==> flow/design.v (excerpt) <==
module mips (
        input  wire        clk,
        input  wire        rst,
        input  wire [4:0]  ra3,
        input  wire [31:0] instr,
        input  wire [31:0] rd_dm,
        output wire        we_dm,
        output wire [31:0] pc_current,
        output wire [31:0] alu_out,
        output wire [31:0] wd_dm,
        output wire [31:0] rd3,
        output wire [31:0] wd_rf,
        output wire [4:0] rf_wa
    );
    wire       jal;
    wire       branch;
    wire       jump;
    wire       reg_jump;
    wire       reg_dst;
    wire       we_reg;
    wire       alu_src;
    wire       dm2reg;
    wire       we_hilo;
    wire       hilo_sel;
    wire       alu_out_sel;
    wire       shift_mux_sel;
    wire [2:0] alu_ctrl;
    datapath dp (
            .clk            (clk),
            .rst            (rst),
            .jal            (jal),
            .branch         (branch),
            .jump           (jump),
            .reg_jump       (reg_jump),
            .reg_dst        (reg_dst),
            .we_reg         (we_reg),
            .alu_src        (alu_src),
            .dm2reg         (dm2reg),
            .hilo_sel       (hilo_sel),
  ...
Settings: LEC_CHECK=0, ABC_AREA=1, CAP_MARGIN=5, CORE_MARGIN=7, CORE_UTILIZATION=40, CTS_CLUSTER_DIAMETER=132, GPL_TIMING_DRIVEN=0, HOLD_SLACK_MARGIN=0.15, MAX_ROUTING_LAYER=met4, MIN_ROUTING_LAYER=met2, PLACE_DENSITY_LB_ADDON=0.06, SLEW_MARGIN=20; clock period 19.7 ns.
run.sh (not shown) runs the stock make flow with config.mk's settings and CLKGATE_MAP_FILE=.
The first run never finished: it broke off in global routing (5_1_grt) with GRT-0116.
Then changed:
==> flow/config.mk (replaced) <==
export PLATFORM = sky130hd
export DESIGN_NAME = mips
export DESIGN_NICKNAME = mips
export VERILOG_FILES = /design/flow/design.v
export SDC_FILE = /design/flow/constraint.sdc
export NUM_CORES = 4
export LEC_CHECK = 0
export CAP_MARGIN = 20
export CORE_MARGIN = 2
export CORE_UTILIZATION = 66
export CTS_CLUSTER_DIAMETER = 33
export MAX_ROUTING_LAYER = met4
export PLACE_DENSITY = 0.6
export SETUP_SLACK_MARGIN = -0.96
export SLEW_MARGIN = 20
==> flow/constraint.sdc (replaced) <==
create_clock -name core_clock -period 16.2 [get_ports {clk}]
set_input_delay 3.2400 -clock core_clock [delete_from_list [all_inputs] [get_ports {clk}]]
set_output_delay 3.2400 -clock core_clock [all_outputs]
set_load 0.01 [all_outputs]
Result: The changed run ended with an error in global routing (5_1_grt) (GRT-0116); synthesized cell count is lower by 38%; synthesized area is lower by 4.9%; die area is lower by 44%.
Then changed:
--- a/flow/config.mk
+++ b/flow/config.mk
@@ -8,8 +8,6 @@
 export CAP_MARGIN = 20
 export CORE_MARGIN = 2
-export CORE_UTILIZATION = 66
-export CTS_CLUSTER_DIAMETER = 33
-export MAX_ROUTING_LAYER = met4
+export CORE_UTILIZATION = 40
 export PLACE_DENSITY = 0.6
-export SETUP_SLACK_MARGIN = -0.96
+export SETUP_SLACK_MARGIN = 1.0
 export SLEW_MARGIN = 20
==> flow/constraint.sdc (replaced) <==
create_clock -name core_clock -period 20.0 [get_ports {clk}]
set_input_delay 4.0000 -clock core_clock [delete_from_list [all_inputs] [get_ports {clk}]]
set_output_delay 4.0000 -clock core_clock [all_outputs]
set_load 0.01 [all_outputs]
Now the flow finished with timing, DRC and antenna clean.
Synthesized cell count does not change.
Die size is higher by 64%.
Area after synthesis is unchanged.
Then changed:
--- a/flow/config.mk
+++ b/flow/config.mk
@@ -8,6 +8,7 @@
 export CAP_MARGIN = 20
 export CORE_MARGIN = 2
-export CORE_UTILIZATION = 40
+export CORE_UTILIZATION = 68
+export CTS_CLUSTER_DIAMETER = 40
 export PLACE_DENSITY = 0.6
-export SETUP_SLACK_MARGIN = 1.0
+export SETUP_SLACK_MARGIN = 4.75
 export SLEW_MARGIN = 20
==> flow/constraint.sdc (replaced) <==
create_clock -name core_clock -period 16.2 [get_ports {clk}]
set_input_delay 3.2400 -clock core_clock [delete_from_list [all_inputs] [get_ports {clk}]]
set_output_delay 3.2400 -clock core_clock [all_outputs]
set_load 0.01 [all_outputs]
=>
- Now the flow did not get past global routing (5_1_grt)
- die area came out lower by about 40%
- synthesized area stays the same
- synthesized cell count is unchanged

* * *

mips again, from the RTL that the note above started with.
clock: 15.2 ns
lec_check: 0
cap_margin: 20
cell_pad_in_sites_global_placement: 1
core_aspect_ratio: 1.12
core_margin: 2
core_utilization: 63
gpl_timing_driven: 1
max_routing_layer: met4
place_density: 0.64
setup_slack_margin: -1.07
slew_margin: 25
tns_end_percent: 5
The baseline died in 5_1_grt on ODB-0269.
Then changed:
Settings changed: CELL_PAD_IN_SITES_GLOBAL_PLACEMENT 1 to default, CORE_ASPECT_RATIO 1.12 to default, CORE_UTILIZATION 63 to 55, GPL_TIMING_DRIVEN 1 to default, MAX_ROUTING_LAYER met4 to default, PLACE_DENSITY 0.64 to 0.43, SETUP_SLACK_MARGIN -1.07 to 1.0, SLEW_MARGIN 25 to 20, TNS_END_PERCENT 5 to default.
Clock period 15.2 ns to 18.5 ns, I/O delays scaled along.
With this change the flow passed the timing, design-rule and antenna checks.
Die size rises by 14%.
Synthesized cell count is unchanged.
Area after synthesis is unchanged.
Then changed:
Settings changed: CORE_UTILIZATION 55 to 21, PLACE_DENSITY 0.43 to 0.6.
Clock period 18.5 ns to 19.0 ns, I/O delays scaled along.
Effect: Non-clock buffer count goes up by 61; final area climbs by 5.2%; global-route usage is lower by 29 points.

* * *

mips again, from the RTL that the note above started with.
==> flow/config.mk <==
export PLATFORM = sky130hd
export DESIGN_NAME = mips
export DESIGN_NICKNAME = mips
export VERILOG_FILES = /design/flow/design.v
export SDC_FILE = /design/flow/constraint.sdc
export NUM_CORES = 4
export LEC_CHECK = 0
export CAP_MARGIN = 20
export CELL_PAD_IN_SITES_GLOBAL_PLACEMENT = 0
export CORE_ASPECT_RATIO = 1.12
export CORE_MARGIN = 2
export CORE_UTILIZATION = 69
export GPL_TIMING_DRIVEN = 1
export MAX_ROUTING_LAYER = met4
export PLACE_DENSITY = 0.62
export SETUP_SLACK_MARGIN = 2.58
export SLEW_MARGIN = 25
export TNS_END_PERCENT = 5
==> flow/constraint.sdc <==
create_clock -name core_clock -period 17.6 [get_ports {clk}]
set_input_delay 3.5200 -clock core_clock [delete_from_list [all_inputs] [get_ports {clk}]]
set_output_delay 3.5200 -clock core_clock [all_outputs]
set_load 0.01 [all_outputs]
The first run died in global routing (5_1_grt).
Rerun with:
CAP_MARGIN = 10   (was 20)
CORE_UTILIZATION = 72   (was 69)
PLACE_DENSITY = default   (was 0.62)
PLACE_DENSITY_LB_ADDON = 0.21   (was default)
SETUP_SLACK_MARGIN = -0.9   (was 2.58)
clock period = 9.47 ns   (was 17.6 ns; I/O delays follow)
Outcome:
- The new run did not get past clock tree synthesis (4_1_cts) (DPL-0033)
- die area fell by a few percent
- synthesized cell count is unchanged
- synthesized area does not change
Rerun with:
CELL_PAD_IN_SITES_GLOBAL_PLACEMENT = default   (was 0)
CORE_ASPECT_RATIO = default   (was 1.12)
CTS_CLUSTER_DIAMETER = 358   (was default)
CTS_CLUSTER_SIZE = 23   (was default)
GPL_TIMING_DRIVEN = default   (was 1)
PLACE_DENSITY = 0.66   (was default)
PLACE_DENSITY_LB_ADDON = default   (was 0.21)
SETUP_SLACK_MARGIN = 1.95   (was -0.9)
SLEW_MARGIN = 20   (was 25)
TNS_END_PERCENT = default   (was 5)
clock period = 12.5 ns   (was 9.47 ns; I/O delays follow)
Effect:
- This time the run ended with an error in global routing (5_1_grt) with GRT-0116
- area after synthesis is unchanged
- die area barely changes
- synthesized cell count does not change
Rerun with:
CAP_MARGIN = 20   (was 10)
CORE_UTILIZATION = 68   (was 72)
CTS_CLUSTER_DIAMETER = default   (was 358)
CTS_CLUSTER_SIZE = 40   (was 23)
MAX_ROUTING_LAYER = default   (was met4)
PLACE_DENSITY = 0.6   (was 0.66)
SETUP_SLACK_MARGIN = 4.65   (was 1.95)
clock period = 16.2 ns   (was 12.5 ns; I/O delays follow)
Effect:
- The changed run stopped in global routing (5_1_grt)
- synthesized cell count is unchanged
- die size is higher by 5.8%
- area after synthesis is unchanged

* * *

Starting RTL as in the previous note.
Design mips, start of the top module:
module mips (
        input  wire        clk,
        input  wire        rst,
        input  wire [4:0]  ra3,
        input  wire [31:0] instr,
        input  wire [31:0] rd_dm,
        output wire        we_dm,
        output wire [31:0] pc_current,
        output wire [31:0] alu_out,
        output wire [31:0] wd_dm,
        output wire [31:0] rd3,
        output wire [31:0] wd_rf,
        output wire [4:0] rf_wa
    );
clock: 11.8 ns
lec_check: 0
cap_margin: 20
cell_pad_in_sites_detail_placement: 2
cell_pad_in_sites_global_placement: 3
core_aspect_ratio: 0.7
core_margin: 7
core_utilization: 60
cts_cluster_diameter: 384
cts_cluster_size: 35
gpl_routability_driven: 0
gpl_timing_driven: 0
max_routing_layer: met5
place_density: 0.43
setup_slack_margin: -0.54
slew_margin: 25
tns_end_percent: 5
The baseline ended with an error in global placement without I/O (3_1_place_gp_skip_io) (GPL-0301).
Rerun with:
==> flow/config.mk (replaced) <==
export PLATFORM = sky130hd
export DESIGN_NAME = mips
export DESIGN_NICKNAME = mips
export VERILOG_FILES = /design/flow/design.v
export SDC_FILE = /design/flow/constraint.sdc
export NUM_CORES = 4
export LEC_CHECK = 0
export CAP_MARGIN = 20
export CORE_MARGIN = 2
export CORE_UTILIZATION = 68
export CTS_CLUSTER_SIZE = 40
export HOLD_SLACK_MARGIN = 0.3
export PLACE_DENSITY = 0.6
export SETUP_SLACK_MARGIN = -0.96
export SLEW_MARGIN = 20
==> flow/constraint.sdc (replaced) <==
create_clock -name core_clock -period 16.2 [get_ports {clk}]
set_input_delay 3.2400 -clock core_clock [delete_from_list [all_inputs] [get_ports {clk}]]
set_output_delay 3.2400 -clock core_clock [all_outputs]
set_load 0.01 [all_outputs]
The new run never finished: it broke off in global routing (5_1_grt) on GRT-0116.
Area after synthesis is unchanged.
Die size is lower by 16%.
Synthesized cell count stays the same.
Rerun with:
--- a/flow/config.mk
+++ b/flow/config.mk
@@ -8,8 +8,7 @@
 export CAP_MARGIN = 20
 export CORE_MARGIN = 2
-export CORE_UTILIZATION = 68
-export CTS_CLUSTER_SIZE = 40
-export HOLD_SLACK_MARGIN = 0.3
+export CORE_UTILIZATION = 66
+export CTS_CLUSTER_DIAMETER = 29
 export PLACE_DENSITY = 0.6
-export SETUP_SLACK_MARGIN = -0.96
+export SETUP_SLACK_MARGIN = -1.04
 export SLEW_MARGIN = 20
==> flow/constraint.sdc (replaced) <==
create_clock -name core_clock -period 14.9 [get_ports {clk}]
set_input_delay 2.9800 -clock core_clock [delete_from_list [all_inputs] [get_ports {clk}]]
set_output_delay 2.9800 -clock core_clock [all_outputs]
set_load 0.01 [all_outputs]
The changed run failed in global routing (5_1_grt) with GRT-0116.
Die area goes up by a few percent.
Area after synthesis is unchanged.
Synthesized cell count stays the same.
Rerun with:
--- a/flow/config.mk
+++ b/flow/config.mk
@@ -8,7 +8,6 @@
 export CAP_MARGIN = 20
 export CORE_MARGIN = 2
-export CORE_UTILIZATION = 66
-export CTS_CLUSTER_DIAMETER = 29
+export CORE_UTILIZATION = 58
 export PLACE_DENSITY = 0.6
-export SETUP_SLACK_MARGIN = -1.04
+export SETUP_SLACK_MARGIN = -0.96
 export SLEW_MARGIN = 20
==> flow/constraint.sdc (replaced) <==
create_clock -name core_clock -period 16.2 [get_ports {clk}]
set_input_delay 3.2400 -clock core_clock [delete_from_list [all_inputs] [get_ports {clk}]]
set_output_delay 3.2400 -clock core_clock [all_outputs]
set_load 0.01 [all_outputs]
Outcome:
- Now the flow produced a layout that fails on setup timing
- die area went up by 14%
- synthesized area stays the same
- synthesized cell count is unchanged
Rerun with:
--- a/flow/config.mk
+++ b/flow/config.mk
@@ -8,6 +8,8 @@
 export CAP_MARGIN = 20
 export CORE_MARGIN = 2
-export CORE_UTILIZATION = 58
+export CORE_UTILIZATION = 65
+export CTS_CLUSTER_DIAMETER = 29
+export MAX_ROUTING_LAYER = met4
 export PLACE_DENSITY = 0.6
-export SETUP_SLACK_MARGIN = -0.96
+export SETUP_SLACK_MARGIN = 3.91
 export SLEW_MARGIN = 20
==> flow/constraint.sdc (replaced) <==
create_clock -name core_clock -period 14.9 [get_ports {clk}]
set_input_delay 2.9800 -clock core_clock [delete_from_list [all_inputs] [get_ports {clk}]]
set_output_delay 2.9800 -clock core_clock [all_outputs]
set_load 0.01 [all_outputs]
Result: The new run stopped in global routing (5_1_grt) on GRT-0116. Synthesized area stays the same. Die size drops by 11%. Synthesized cell count does not change.
Rerun with:
--- a/flow/config.mk
+++ b/flow/config.mk
@@ -8,8 +8,6 @@
 export CAP_MARGIN = 20
 export CORE_MARGIN = 2
-export CORE_UTILIZATION = 65
-export CTS_CLUSTER_DIAMETER = 29
-export MAX_ROUTING_LAYER = met4
+export CORE_UTILIZATION = 40
 export PLACE_DENSITY = 0.6
-export SETUP_SLACK_MARGIN = 3.91
+export SETUP_SLACK_MARGIN = 1.0
 export SLEW_MARGIN = 20
==> flow/constraint.sdc (replaced) <==
create_clock -name core_clock -period 19.0 [get_ports {clk}]
set_input_delay 3.8000 -clock core_clock [delete_from_list [all_inputs] [get_ports {clk}]]
set_output_delay 3.8000 -clock core_clock [all_outputs]
set_load 0.01 [all_outputs]
Outcome: The new run finished clean. Die size goes up by well over a third. Synthesized cell count does not change. Synthesized area stays the same.

* * *

Setup of old:
Starting RTL as in the previous note.
## mips
module mips (
        input  wire        clk,
        input  wire        rst,
        input  wire [4:0]  ra3,
        input  wire [31:0] instr,
        input  wire [31:0] rd_dm,
        output wire        we_dm,
        output wire [31:0] pc_current,
        output wire [31:0] alu_out,
        output wire [31:0] wd_dm,
        output wire [31:0] rd3,
        output wire [31:0] wd_rf,
        output wire [4:0] rf_wa
    );
    wire       jal;
    wire       branch;
    wire       jump;
    wire       reg_jump;
    wire       reg_dst;
    wire       we_reg;
    wire       alu_src;
    wire       dm2reg;
    wire       we_hilo;
    wire       hilo_sel;
    wire       alu_out_sel;
    wire       shift_mux_sel;
    wire [2:0] alu_ctrl;
    datapath dp (
            .clk            (clk),
            .rst            (rst),
            .jal            (jal),
            .branch         (branch),
            .jump           (jump),
            .reg_jump       (reg_jump),
            .reg_dst        (reg_dst),
            .we_reg         (we_reg),
            .alu_src        (alu_src),
            .dm2reg         (dm2reg),
            .hilo_sel       (hilo_sel),
            .alu_out_sel    (alu_out_sel),
            .we_hilo        (we_hilo),
            .shift_mux_sel  (shift_mux_sel),
            .alu_ctrl       (alu_ctrl),
            .ra3            (ra3),
            .instr          (instr),
            .rd_dm          (rd_dm),
            .pc_current     (pc_current),
            .alu_mux_out    (alu_out),
            .wd_dm          (wd_dm),
            .rd3            (rd3),
            .wd_rf          (wd_rf),
            .rf_wa          (rf_wa)
        );
    controlunit cu (
            .opcode         (instr[31:26]),
            .funct          (instr[5:0]),
            .jal            (jal),
            .branch         (branch),
            .jump           (jump),
  ...
clock: 4.34 ns
lec_check: 0
abc_area: 1
cap_margin: 20
core_margin: 2
core_utilization: 72
cts_cluster_diameter: 366
cts_cluster_size: 100
place_density: 0.38
setup_slack_margin: 1.32
slew_margin: 20
Stage in which a tool error killed old: global routing (5_1_grt).
Input changes introduced in new (baseline for comparison: old):
# old
export LEC_CHECK = 0
export ABC_AREA = 1
export CAP_MARGIN = 20
export CORE_MARGIN = 2
export CORE_UTILIZATION = 72
export CTS_CLUSTER_DIAMETER = 366
export CTS_CLUSTER_SIZE = 100
export PLACE_DENSITY = 0.38
export SETUP_SLACK_MARGIN = 1.32
export SLEW_MARGIN = 20
create_clock -name core_clock -period 4.34 [get_ports {clk}]
# new
export LEC_CHECK = 0
export CAP_MARGIN = 20
export CORE_MARGIN = 2
export CORE_UTILIZATION = 58
export PLACE_DENSITY = 0.6
export SETUP_SLACK_MARGIN = 3.91
export SLEW_MARGIN = 20
create_clock -name core_clock -period 14.9 [get_ports {clk}]
### Flow results
Status for new and old: no clean run. For old, the flow was terminated by a tool error in global routing (5_1_grt) and produced no final design. From the logs: new reached the end of the flow and failed the layout checks with negative setup slack. Looking at netlist area before placement across both flows, new is the stronger of the two, with old trailing. Deepest level of the CTS H-tree in new is 2 higher than in old. Effective utilization at floorplan delta for new relative to old: 14 points lower.
